// adc_mul
module adc_mul                   
(
    input  logic         clk_i,                                                
    input  logic         rst_i,                                                
    input  logic [11:0]  x_i,                                                  
    input  logic [11:0]  y_i,                                                  
    input  logic [11:0]  z_i,                                                  
    output logic [11:0]  fp_o                                                  
);
Size: roughly 150 flip-flops, ~50000 sq um of cells after synthesis.
==> flow/config.mk <==
export PLATFORM = sky130hd
export DESIGN_NAME = adc_mul
export DESIGN_NICKNAME = adc_mul
export VERILOG_FILES = /design/flow/design.v
export SDC_FILE = /design/flow/constraint.sdc
export NUM_CORES = 4
export LEC_CHECK = 0
export CAP_MARGIN = 20
export CELL_PAD_IN_SITES_GLOBAL_PLACEMENT = 1
export CORE_ASPECT_RATIO = 0.5
export CORE_MARGIN = 8
export CORE_UTILIZATION = 56
export CTS_CLUSTER_DIAMETER = 87
export CTS_CLUSTER_SIZE = 98
export GPL_ROUTABILITY_DRIVEN = 0
export HOLD_SLACK_MARGIN = 0.3
export PLACE_DENSITY_LB_ADDON = 0.02
export SLEW_MARGIN = 10
export TNS_END_PERCENT = 25
==> flow/constraint.sdc <==
create_clock -name core_clock -period 95.0 [get_ports {clk_i}]
set_input_delay 19.0000 -clock core_clock [delete_from_list [all_inputs] [get_ports {clk_i}]]
set_output_delay 19.0000 -clock core_clock [all_outputs]
set_load 0.01 [all_outputs]
run.sh (not shown) runs the stock make flow with config.mk's settings and CLKGATE_MAP_FILE=.
The first run went through all stages and came out clean.
Next try:
- CORE_MARGIN: 8 -> 2
- CORE_UTILIZATION: 56 -> 40
- CTS_CLUSTER_DIAMETER: 87 -> 101
- GPL_ROUTABILITY_DRIVEN: 0 -> default
- HOLD_SLACK_MARGIN: 0.3 -> -0.07
- PLACE_DENSITY_LB_ADDON: 0.02 -> default
- SLEW_MARGIN: 10 -> 0
- TNS_END_PERCENT: 25 -> 15
Effect: The changed run ran to the end with no violations. Wire length increases by about 10%. Synthesized cell count is unchanged. Count of clock-buffer cells in the layout climbs by 2. Cell area goes up by about 2%. Flip-flop count does not change. Worst setup slack improves by 0.87 ns. Register-to-register slack improves by 0.87 ns. Area after synthesis is unchanged. Cell count came out higher by about 7%. Critical path depth fell by 6.
Next try:
- CORE_ASPECT_RATIO: 0.5 -> 1.79
- CORE_MARGIN: 2 -> 8
- CORE_UTILIZATION: 40 -> 56
- CTS_CLUSTER_DIAMETER: 101 -> 87
- GPL_ROUTABILITY_DRIVEN: default -> 0
- HOLD_SLACK_MARGIN: -0.07 -> 0.3
- PLACE_DENSITY_LB_ADDON: default -> 0.02
- SLEW_MARGIN: 0 -> 10
- TNS_END_PERCENT: 15 -> 25
Wire length went down by 7.1%. Design area falls by 1.1%. Area after synthesis stays the same.
Next try:
- CELL_PAD_IN_SITES_DETAIL_PLACEMENT: default -> 1
- CELL_PAD_IN_SITES_GLOBAL_PLACEMENT: 1 -> default
- CORE_ASPECT_RATIO: 1.79 -> default
- CORE_MARGIN: 8 -> 2
- CORE_UTILIZATION: 56 -> 40
- CTS_CLUSTER_DIAMETER: 87 -> default
- CTS_CLUSTER_SIZE: 98 -> default
- GPL_ROUTABILITY_DRIVEN: 0 -> default
- HOLD_SLACK_MARGIN: 0.3 -> 0.27
- MIN_ROUTING_LAYER: default -> met2
- PLACE_DENSITY_LB_ADDON: 0.02 -> default
- SLEW_MARGIN: 10 -> 20
- TNS_END_PERCENT: 25 -> 60
After rerunning: Now the flow completed, yet does not pass: capacitance limit, slew limit; cell area climbs by 1.9%; critical path depth rises by 7; via count came out higher by 42%; flip-flop count is unchanged; worst setup slack loses 0.41 ns; fmax shrinks by 0.45%; routed wire length is higher by 21%.

========
Setup of JK:
Starting RTL as in the previous note.
Design adc_mul, start of the top module:
module adc_mul                   
(
    input  logic         clk_i,                                                
    input  logic         rst_i,                                                
    input  logic [11:0]  x_i,                                                  
    input  logic [11:0]  y_i,                                                  
    input  logic [11:0]  z_i,                                                  
    output logic [11:0]  fp_o                                                  
);
clock: 57.6 ns
lec_check: 0
abc_area: 1
cap_margin: 20
cell_pad_in_sites_detail_placement: 0
core_aspect_ratio: 1.48
core_margin: 10
core_utilization: 31
cts_cluster_diameter: 107
cts_cluster_size: 48
gpl_timing_driven: 0
place_density_lb_addon: 0.06
setup_slack_margin: -2.0
slew_margin: 0
tns_end_percent: 10
The layout from JK, despite a flow that completed every stage, fails the layout checks, with the failing checks listed as negative setup slack.
--- input diff JK..MS ---
Settings: removing CELL_PAD_IN_SITES_DETAIL_PLACEMENT (formerly 0); removing CTS_CLUSTER_DIAMETER (formerly 107); removing GPL_TIMING_DRIVEN (formerly 0); removing TNS_END_PERCENT (formerly 10); removing CTS_CLUSTER_SIZE (formerly 48); changing CORE_MARGIN from 10 to 2; changing CORE_UTILIZATION from 31 to 58; changing SLEW_MARGIN from 0 to 20; removing CORE_ASPECT_RATIO (formerly 1.48); removing SETUP_SLACK_MARGIN (formerly -2.0); removing ABC_AREA (formerly 1); removing PLACE_DENSITY_LB_ADDON (formerly 0.06); changing the clock period (ns, I/O delays scaled along) from 57.6 to 50.2.
Each of JK and MS falls short of a clean finish.
The flow completed for JK, but it is not clean: the layout still shows negative setup slack.
MS vs JK — cell total in the yosys stat output dropped by more than 10%
Share of the cycle needed by the critical path after routing in MS is 53 points above JK.
Critical path startpoint = converter3.float_out[30]$_DFF_PP0_: MS; critical path startpoint = converter3.float_out[12]$_DFF_PP0_: JK
MS vs. JK: data arrival time of the critical path +17310 ps, effective utilization at floorplan +27 points, time the final worst path needs with I/O delays and setup +17330 ps.
Comparing JK and MS, proportion of cell area occupied by registers is lower on MS.
Core utilization: MS > JK
Status: clock-pin transition on the worst setup and hold timing paths parity (MS, JK)
Here is what was changed in the inputs of AL compared with MS.
Settings: swapping 58 for 40 in CORE_UTILIZATION; swapping 50.2 for 95.0 in the clock period (ns, I/O delays scaled along).
### Flow results
Looking at the reports, AL completed the entire flow and the layout it produced met the timing, design-rule and antenna checks.
Summary of AL over MS: share of flip-flops with an asynchronous set or reset after synthesis now sits at about the same level; cell count of the worst reg-to-reg path shrank by 3.8%.
For the final worst slack, AL came in 42490 ps higher than MS did.
In terms of final-layout worst hold slack, AL and MS differ only marginally.
Number of iterations in the first detailed-routing pass came out exactly the same in MS and AL.
Of MS and AL, AL shows the higher register fraction of the total cell area, with MS below it.
Fraction of cell area in non-clock buffers (AL over MS): decrease, 20 points
[AL] largest stage delay on the critical path rose 30 ps relative to MS
In the reports for MS and AL, the larger cell area after layout belongs to MS.
Here is what was changed in the inputs of TR compared with AL.
Settings: swapping 40 for 72 in CORE_UTILIZATION; putting ABC_AREA at 1 where nothing was set; swapping 95.0 for 106.0 in the clock period (ns, I/O delays scaled along).
Results
[compare] base=AL new=TR: maximum count of clock buffers along a single path has remained practically unchanged, arrival time at the worst endpoint fell 3510 ps, number of setup buffers added after CTS lost 10.
Compared to AL, TR has maximum number of pins on one net before global-route repair 2.5% higher.
TR ended up with met4 as its top metal layer carrying routed signals; AL ended up with met5.
Status: flip-flop and latch share of the layout cell area parity (TR, AL)
In the metrics for AL and TR, the one carrying the lower global routing usage on met3 is AL.
The post-synthesis register bit count of TR and that of AL are within noise of each other.
Cmp AL and TR / met2 wire length / higher: AL
Against AL, tap cell count in TR fell by more than a quarter.
TR ends up with a number of global-route vias before repair that is 3850 higher than in AL.
Inputs modified between TR and PW:
Settings: changing CAP_MARGIN from 20 to 15; setting CTS_CLUSTER_DIAMETER to 274 for the first time; setting CTS_CLUSTER_SIZE to 16 for the first time; changing the clock period (ns, I/O delays scaled along) from 106.0 to 80.5.
## What came out
- Looking at TR and PW, the cell area after placement is a wash.
- On combined global-route utilization of all metal layers: PW sits above TR.
- Diff TR -> PW: adder and majority gate portion of the synthesized area saw little to no change, number of global-route vias before repair saw an increase.
- Top routing layer in use = met5: PW; top routing layer in use = met4: TR
- Of TR and PW, the higher register-to-register slack belongs to TR.
- Density: PW denser than TR
- Between TR and PW, the cell area is lower for TR.
- The via count reported for PW is higher than the one for TR.
